Setup of v17:
==> flow/design.v (excerpt) <==
module CPU(clk, rst, memoryData, memoryAddress, dataOut, readSignal, writeSignal, AC);
Size: about 2,800 cells after synthesis, about 130 flip-flops, about 19,000 um^2 of cells after synthesis.
make LEC_CHECK=0 ABC_AREA=1 CAP_MARGIN=20 CORE_MARGIN=2 CORE_UTILIZATION=68 CTS_CLUSTER_DIAMETER=340 CTS_CLUSTER_SIZE=99 PLACE_DENSITY=0.6 SETUP_SLACK_MARGIN=-1.24 SLEW_MARGIN=20 finish   # period 44.8 ns
run.sh (not shown) runs the stock make flow with config.mk's settings and CLKGATE_MAP_FILE=.
Both conditions hold for v17: the flow ran to the end and the final layout passed the timing, DRC and antenna checks.
Modified inputs, v57 compared to v17
Settings: SETUP_SLACK_MARGIN: -1.24 -> unset; CTS_CLUSTER_SIZE: 99 -> unset; CTS_CLUSTER_DIAMETER: 340 -> unset; CORE_UTILIZATION: 68 -> 58; the clock period (ns, I/O delays scaled along): 44.8 -> 28.8.
[summary]
From v17 to v57, synthesized cell count did not move at all.
Of v57 and v17, the lower post-layout period usage of the worst path belongs to v17.
Floorplan die area | v57 above v17
Clock network area share delta for v57 relative to v17: 0.36 points lower
The following lists how v12 was set up differently from v57:
Settings: ABC_AREA removed (was 1); CORE_UTILIZATION changed from 58 to 59; PLACE_DENSITY removed (was 0.6); the clock period (ns, I/O delays scaled along) changed from 28.8 to 21.5.
--- outcome ---
- Of v57 and v12, only v12 fails to finish with a clean layout.
- Per the comparison of v12 with v57, flip-flop and latch count after synthesis stayed essentially flat, area of the mapped netlist rose by 140 um^2.
- v12 vs v57: average instance area after synthesis up in v12
Changes in v35 relative to v12:
Settings: PLACE_DENSITY: unset -> 0.6; CORE_UTILIZATION: 59 -> 40; the clock period (ns, I/O delays scaled along): 21.5 -> 42.0.
--- outcome ---
- From v12 to v35 the numbers moved as follows: chip width increased by 39 um relative to the old numbers, chip area rose about 46%, worst setup timing slack at the placement stage shows an increase of 11,760 ps, total placed cells including tap cells decreased 334.
- v35 closes out successfully: all stages finished, all timing, DRC and antenna checks passed.
- Reported for v12 and v35, share of flip-flops with an asynchronous set or reset turned out identical to the last digit.

========
Starting RTL as in the previous note.
export LEC_CHECK = 0
export ABC_AREA = 0
export CAP_MARGIN = 10
export CORE_ASPECT_RATIO = 0.95
export CORE_MARGIN = 2
export CORE_UTILIZATION = 63
export CTS_CLUSTER_DIAMETER = 44
export MAX_ROUTING_LAYER = met4
export PLACE_DENSITY_LB_ADDON = 0.19
export SETUP_SLACK_MARGIN = 5.0
export SLEW_MARGIN = 10
export TNS_END_PERCENT = 5
create_clock -name core_clock -period 27.5 [get_ports {clk}]
The baseline reached the layout checks and failed them: setup timing.
Edit:
Settings changed: ABC_AREA 0 to unset, CAP_MARGIN 10 to 20, CORE_ASPECT_RATIO 0.95 to unset, CORE_UTILIZATION 63 to 65, CTS_CLUSTER_DIAMETER 44 to unset, MAX_ROUTING_LAYER met4 to unset, PLACE_DENSITY_LB_ADDON 0.19 to unset, SLEW_MARGIN 10 to 20.
Clock period 27.5 ns to 30.5 ns, I/O delays scaled along.
Effect:
- With this change the flow ended with an error in 5_1_grt (GRT-0232)
- synthesized cell count stays the same
- synthesized area does not change
- die area is lower by 3.0%
Edit:
Settings changed: CORE_UTILIZATION 65 to 66, CTS_CLUSTER_DIAMETER set to 49, SETUP_SLACK_MARGIN 5.0 to -2.0, TNS_END_PERCENT 5 to unset.
Clock period 30.5 ns to 27.5 ns, I/O delays scaled along.
Outcome: With this change the flow produced a layout that fails on setup timing. Synthesized area is unchanged. Synthesized cell count stays the same. Die area went down slightly.

========
== run 1 ==
Starting RTL as in the previous note.
Settings: LEC_CHECK=0, ABC_AREA=1, CAP_MARGIN=15, CORE_MARGIN=2, CORE_UTILIZATION=72, CTS_CLUSTER_DIAMETER=360, CTS_CLUSTER_SIZE=38, HOLD_SLACK_MARGIN=0.29, PLACE_DENSITY=0.63, SETUP_SLACK_MARGIN=3.94, SLEW_MARGIN=20, TNS_END_PERCENT=90; clock period 19.8 ns.
Run 1 never completed; the flow aborted with a tool error in clock tree synthesis (4_1_cts).
--- input diff run 1..run 2 ---
diff --git a/flow/config.mk b/flow/config.mk
--- a/flow/config.mk
+++ b/flow/config.mk
@@ -12,5 +12,4 @@
-export CTS_CLUSTER_DIAMETER = 360
-export CTS_CLUSTER_SIZE = 38
-export HOLD_SLACK_MARGIN = 0.29
-export PLACE_DENSITY = 0.63
-export SETUP_SLACK_MARGIN = 3.94
+export CTS_CLUSTER_DIAMETER = 340
+export CTS_CLUSTER_SIZE = 99
+export PLACE_DENSITY = 0.4
+export SETUP_SLACK_MARGIN = -1.24
@@ -18 +16,0 @@
-export TNS_END_PERCENT = 90
==> flow/constraint.sdc <==
create_clock -name core_clock -period 44.8 [get_ports {clk}]
set_input_delay 8.9600 -clock core_clock [delete_from_list [all_inputs] [get_ports {clk}]]
set_output_delay 8.9600 -clock core_clock [all_outputs]
set_load 0.01 [all_outputs]
Findings:
Run 2: all stages complete, timing, DRC and antenna checks passed
Run 1 → run 2: synthesized cell count did not really move, placed wire-length estimate after detailed placement lost 22%, die area barely changed.
| post-place setup slack | run 2 vs run 1 | better |
Min cell area reported after detailed placement across run 1 and run 2: run 2
Diff run 2..run 1 | post-synthesis register bit count | unchanged
Reported for run 1 and run 2, async set-or-reset flop fraction in the synthesized netlist turned out identical to the last digit.
Changes in run 3 relative to run 2:
diff --git a/flow/config.mk b/flow/config.mk
--- a/flow/config.mk
+++ b/flow/config.mk
@@ -9 +9 @@
-export CAP_MARGIN = 15
+export CAP_MARGIN = 20
@@ -11,5 +11,3 @@
-export CORE_UTILIZATION = 72
-export CTS_CLUSTER_DIAMETER = 340
-export CTS_CLUSTER_SIZE = 99
-export PLACE_DENSITY = 0.4
-export SETUP_SLACK_MARGIN = -1.24
+export CORE_UTILIZATION = 62
+export CTS_CLUSTER_SIZE = 96
+export PLACE_DENSITY = 0.6
==> flow/constraint.sdc <==
create_clock -name core_clock -period 23.0 [get_ports {clk}]
set_input_delay 4.6000 -clock core_clock [delete_from_list [all_inputs] [get_ports {clk}]]
set_output_delay 4.6000 -clock core_clock [all_outputs]
set_load 0.01 [all_outputs]
Notes after the runs:
- Horizontal die size, run 2 and run 3: lower on run 2
- Run 3 -> run 2: net count after synthesis delta 0, exact match
- Run 3 got as far as global routing (5_1_grt), where a tool error ended the run.
- Number of instances in the placed design for run 3 is higher than for run 2.
- Changes observed in run 3 relative to run 2: effective utilization at floorplan went down by 11 points, register bit total from synthesis closely matched the old numbers, number of instances resized during post-cts repair picked up an extra 156.
Setup changes, run 3 to run 4
diff --git a/flow/config.mk b/flow/config.mk
--- a/flow/config.mk
+++ b/flow/config.mk
@@ -8 +7,0 @@
-export ABC_AREA = 1
@@ -11,2 +10 @@
-export CORE_UTILIZATION = 62
-export CTS_CLUSTER_SIZE = 96
+export CORE_UTILIZATION = 40
==> flow/constraint.sdc <==
create_clock -name core_clock -period 38.3 [get_ports {clk}]
set_input_delay 7.6600 -clock core_clock [delete_from_list [all_inputs] [get_ports {clk}]]
set_output_delay 7.6600 -clock core_clock [all_outputs]
set_load 0.01 [all_outputs]
==> results <==
- Run 4 went all the way through synthesis, placement and routing and the layout is clean on timing, DRC and antenna.
- Summary of run 4 over run 3: horizontal die dimension now sits higher; synthesized area now sits higher; area share of and/or/nand/nor cells after synthesis now sits lower.
- Diff run 3 and run 4: floorplan core density higher in run 3
Input-level comparison between run 5 and run 4:
diff --git a/flow/config.mk b/flow/config.mk
--- a/flow/config.mk
+++ b/flow/config.mk
@@ -7,0 +8 @@
+export ABC_AREA = 1
@@ -10 +11,2 @@
-export CORE_UTILIZATION = 40
+export CORE_UTILIZATION = 65
+export CTS_CLUSTER_SIZE = 72
==> flow/constraint.sdc <==
create_clock -name core_clock -period 24.0 [get_ports {clk}]
set_input_delay 4.8000 -clock core_clock [delete_from_list [all_inputs] [get_ports {clk}]]
set_output_delay 4.8000 -clock core_clock [all_outputs]
set_load 0.01 [all_outputs]
[summary]
Run 5 never completed; the flow aborted with a tool error in global routing (5_1_grt).
On die area, run 4 loses to run 5.
Run 5 vs run 4 — global placer's final weighted congestion rose 0.10.
Looking at dominant kind of combinational cell, the simple AND/OR/NAND/NOR gates result is from run 5; the adder cells one comes from run 4.
Core box area on run 5 is ahead of run 4.

========
CPU again, from the RTL that the note above started with.
Settings: LEC_CHECK=0, ABC_AREA=0, CAP_MARGIN=0, CELL_PAD_IN_SITES_DETAIL_PLACEMENT=0, CELL_PAD_IN_SITES_GLOBAL_PLACEMENT=3, CORE_ASPECT_RATIO=1.32, CORE_MARGIN=2, CORE_UTILIZATION=40, CTS_CLUSTER_DIAMETER=328, CTS_CLUSTER_SIZE=34, GPL_ROUTABILITY_DRIVEN=0, GPL_TIMING_DRIVEN=1, MIN_ROUTING_LAYER=met1, PLACE_DENSITY_LB_ADDON=0.16, SLEW_MARGIN=20, TNS_END_PERCENT=95; clock period 42.0 ns.
Rerun with:
- ABC_AREA: 0 -> unset
- CAP_MARGIN: 0 -> 20
- CELL_PAD_IN_SITES_DETAIL_PLACEMENT: 0 -> unset
- CELL_PAD_IN_SITES_GLOBAL_PLACEMENT: 3 -> unset
- CORE_ASPECT_RATIO: 1.32 -> unset
- CORE_UTILIZATION: 40 -> 68
- CTS_CLUSTER_DIAMETER: 328 -> 188
- CTS_CLUSTER_SIZE: 34 -> 94
- GPL_ROUTABILITY_DRIVEN: 0 -> unset
- GPL_TIMING_DRIVEN: 1 -> unset
- MIN_ROUTING_LAYER: met1 -> unset
- PLACE_DENSITY: unset -> 0.6
- PLACE_DENSITY_LB_ADDON: 0.16 -> unset
- TNS_END_PERCENT: 95 -> unset
The new run completed with no timing, DRC or antenna violations.
Area after synthesis stays the same.
Count of clock-buffer cells in the layout is higher by 3.
Hold slack hardly moves.
Setup slack is better by 860 ps.
Final cell count is lower by 8.2%.
Design area is lower by 2.0%.
Combinational power is lower by about 3%.
Flip-flop count is unchanged.
Rerun with:
- ABC_AREA: unset -> 0
- CELL_PAD_IN_SITES_GLOBAL_PLACEMENT: unset -> 2
- CORE_UTILIZATION: 68 -> 41
- CTS_CLUSTER_SIZE: 94 -> 99
Design area rose by 2.0%.
Final cell count rose by 8.6%.
Die size rose by 64%.
Sequential share of layout area fell by 0.31 points.
Non-clock buffer count rose by 9.
Sequential power is about the same.
Wire length rose by 11%.
Via count fell by 4.7%.
Power figures rest on the tool's default switching activity, not on a simulated workload.
